Design adc_mul, start of the top module:
module adc_mul                   
(
    input  logic         clk_i,                                                
    input  logic         rst_i,                                                
    input  logic [11:0]  x_i,                                                  
    input  logic [11:0]  y_i,                                                  
    input  logic [11:0]  z_i,                                                  
    output logic [11:0]  fp_o                                                  
);
Size: roughly 150 flip-flops, ~50 I/O pins, about 50000 um2 of cells after synthesis.
==> flow/config.mk <==
export PLATFORM = sky130hd
export DESIGN_NAME = adc_mul
export DESIGN_NICKNAME = adc_mul
export VERILOG_FILES = /design/flow/design.v
export SDC_FILE = /design/flow/constraint.sdc
export NUM_CORES = 4
export LEC_CHECK = 0
export CAP_MARGIN = 20
export CELL_PAD_IN_SITES_DETAIL_PLACEMENT = 2
export CELL_PAD_IN_SITES_GLOBAL_PLACEMENT = 3
export CORE_MARGIN = 7
export CORE_UTILIZATION = 40
export GPL_TIMING_DRIVEN = 0
export MAX_ROUTING_LAYER = met5
export MIN_ROUTING_LAYER = met2
export SETUP_SLACK_MARGIN = 5.0
export SLEW_MARGIN = 15
export TNS_END_PERCENT = 60
==> flow/constraint.sdc <==
create_clock -name core_clock -period 150.0 [get_ports {clk_i}]
set_input_delay 30.0000 -clock core_clock [delete_from_list [all_inputs] [get_ports {clk_i}]]
set_output_delay 30.0000 -clock core_clock [all_outputs]
set_load 0.01 [all_outputs]
run.sh (not shown) runs the stock make flow with config.mk's settings and CLKGATE_MAP_FILE=.
Then changed:
- ABC_AREA: not set -> 1
- CELL_PAD_IN_SITES_DETAIL_PLACEMENT: 2 -> not set
- CELL_PAD_IN_SITES_GLOBAL_PLACEMENT: 3 -> not set
- CORE_MARGIN: 7 -> 2
- CTS_CLUSTER_DIAMETER: not set -> 127
- GPL_TIMING_DRIVEN: 0 -> not set
- HOLD_SLACK_MARGIN: not set -> 0.19
- MAX_ROUTING_LAYER: met5 -> not set
- MIN_ROUTING_LAYER: met2 -> not set
- SETUP_SLACK_MARGIN: 5.0 -> not set
- SLEW_MARGIN: 15 -> 20
- TNS_END_PERCENT: 60 -> not set
- clock period: 150.0 -> 95.0 ns (I/O delays scaled with it)
The changed run finished with timing, DRC and antenna clean; setup slack got worse by 5600 ps; clock skew is lower by 3.9 ps.

---

## v20
Starting RTL as in the previous note.
Settings: LEC_CHECK=0, ABC_AREA=1, CAP_MARGIN=20, CORE_MARGIN=2, CORE_UTILIZATION=72, CTS_CLUSTER_DIAMETER=89, MAX_ROUTING_LAYER=met4, PLACE_DENSITY=0.66, SLEW_MARGIN=20, TNS_END_PERCENT=5; clock period 63.5 ns.
v20 terminated abnormally: global routing (5_1_grt) reported ODB-0269.
The following lists how v36 was set up differently from v20:
- swapping 72 for 58 in CORE_UTILIZATION
- clearing TNS_END_PERCENT, which used to be 5
- clearing MAX_ROUTING_LAYER, which used to be met4
- clearing CTS_CLUSTER_DIAMETER, which used to be 89
- clearing PLACE_DENSITY, which used to be 0.66
- swapping 63.5 for 77.7 in the clock period (ns, I/O delays scaled along)
- Row count, v36 and v20: larger value in v36
- v36 against v20: die height climbed 11%; post-detailed-placement half-perimeter wirelength went down by about 4.3%; placed cell count -746; core utilization at floorplan shows a reduction of 14 points.
- Routability congestion estimate was lower in v36 than in v20.
- Compared with v20, v36 shows post-CTS resize count lower by 199.
- As the logs show, v20 stopped at global routing (5_1_grt) after a tool error, so it never reached the end of the flow.
- v36 ran to completion and came out clean on the timing, DRC and antenna checks.
diff inputs: v36 => v19
- ABC_AREA removed (was 1)
- the clock period (ns, I/O delays scaled along) changed from 77.7 to 81.2
Results
- v19 finished all stages; layout check result: FAIL, due to setup timing.
- Going from v36 to v19, worst-case hold slack grows by 0.016 ns.
- Compared to v36, v19 shows a narrower setup margin.
- Overall routing resource usage (lower): v36
For v4, these inputs were changed with respect to v19:
- ABC_AREA newly set to 1
- CTS_CLUSTER_DIAMETER newly set to 215
- CORE_UTILIZATION changed from 58 to 72
- CTS_CLUSTER_SIZE newly set to 22
- CAP_MARGIN changed from 20 to 15
- the clock period (ns, I/O delays scaled along) changed from 81.2 to 80.5
## What came out
Comparing v4 and v19, global-route wire length before repair is higher on v19. v4 went all the way through the flow, and no timing, DRC or antenna check failed. Compare v4 and v19 | total number of placement rows lower: v4. v19 -> v4: count of mapped cells out of synthesis increased by more than a quarter. Relative to v19, the final wirelength of v4 is lower by 10%. v4 vs v19, cell with the largest stage delay on the worst path: sky130_fd_sc_hd__ha_1 vs sky130_fd_sc_hd__or4_4. v19 and v4 ended up with roughly the same minimum hold slack.

---

Starting RTL as in the previous note.
clock: 95.0 ns
lec_check: 0
cap_margin: 20
cell_pad_in_sites_global_placement: 1
core_aspect_ratio: 0.5
core_margin: 8
core_utilization: 56
cts_cluster_diameter: 87
cts_cluster_size: 98
gpl_routability_driven: 0
hold_slack_margin: 0.3
place_density_lb_addon: 0.02
slew_margin: 10
tns_end_percent: 25
Change:
- CORE_ASPECT_RATIO: 0.5 -> 1.86
- CORE_MARGIN: 8 -> 2
- CORE_UTILIZATION: 56 -> 40
- CTS_CLUSTER_DIAMETER: 87 -> not set
- GPL_ROUTABILITY_DRIVEN: 0 -> not set
- HOLD_SLACK_MARGIN: 0.3 -> -0.07
- PLACE_DENSITY_LB_ADDON: 0.02 -> not set
- SLEW_MARGIN: 10 -> 0
- TNS_END_PERCENT: 25 -> not set
Outcome:
- The new run finished with timing, DRC and antenna clean
- cell area climbs by 1.9%
- non-clock buffer count climbs by 56
- worst hold slack is about the same
- fmax climbs by 0.63%
Change:
- CELL_PAD_IN_SITES_GLOBAL_PLACEMENT: 1 -> not set
- CORE_ASPECT_RATIO: 1.86 -> not set
- CORE_UTILIZATION: 40 -> 58
- CTS_CLUSTER_SIZE: 98 -> not set
- HOLD_SLACK_MARGIN: -0.07 -> not set
- SLEW_MARGIN: 0 -> 20
- clock period: 95.0 -> 50.2 ns (I/O delays scaled with it)
After rerunning:
- The new run completed and failed the layout checks on negative setup slack
- clock-buffer cell count drops by 1
- routed wire length climbs by about 0.75%
- register-to-register slack is worse by 42 ns
- final cell count climbs by 18%
- utilization climbs by 37 points
- sequential cell count does not change
- hold slack is about the same
- final area climbs by 25%
- setup slack is worse by 42 ns
- global-route usage climbs by 12 points
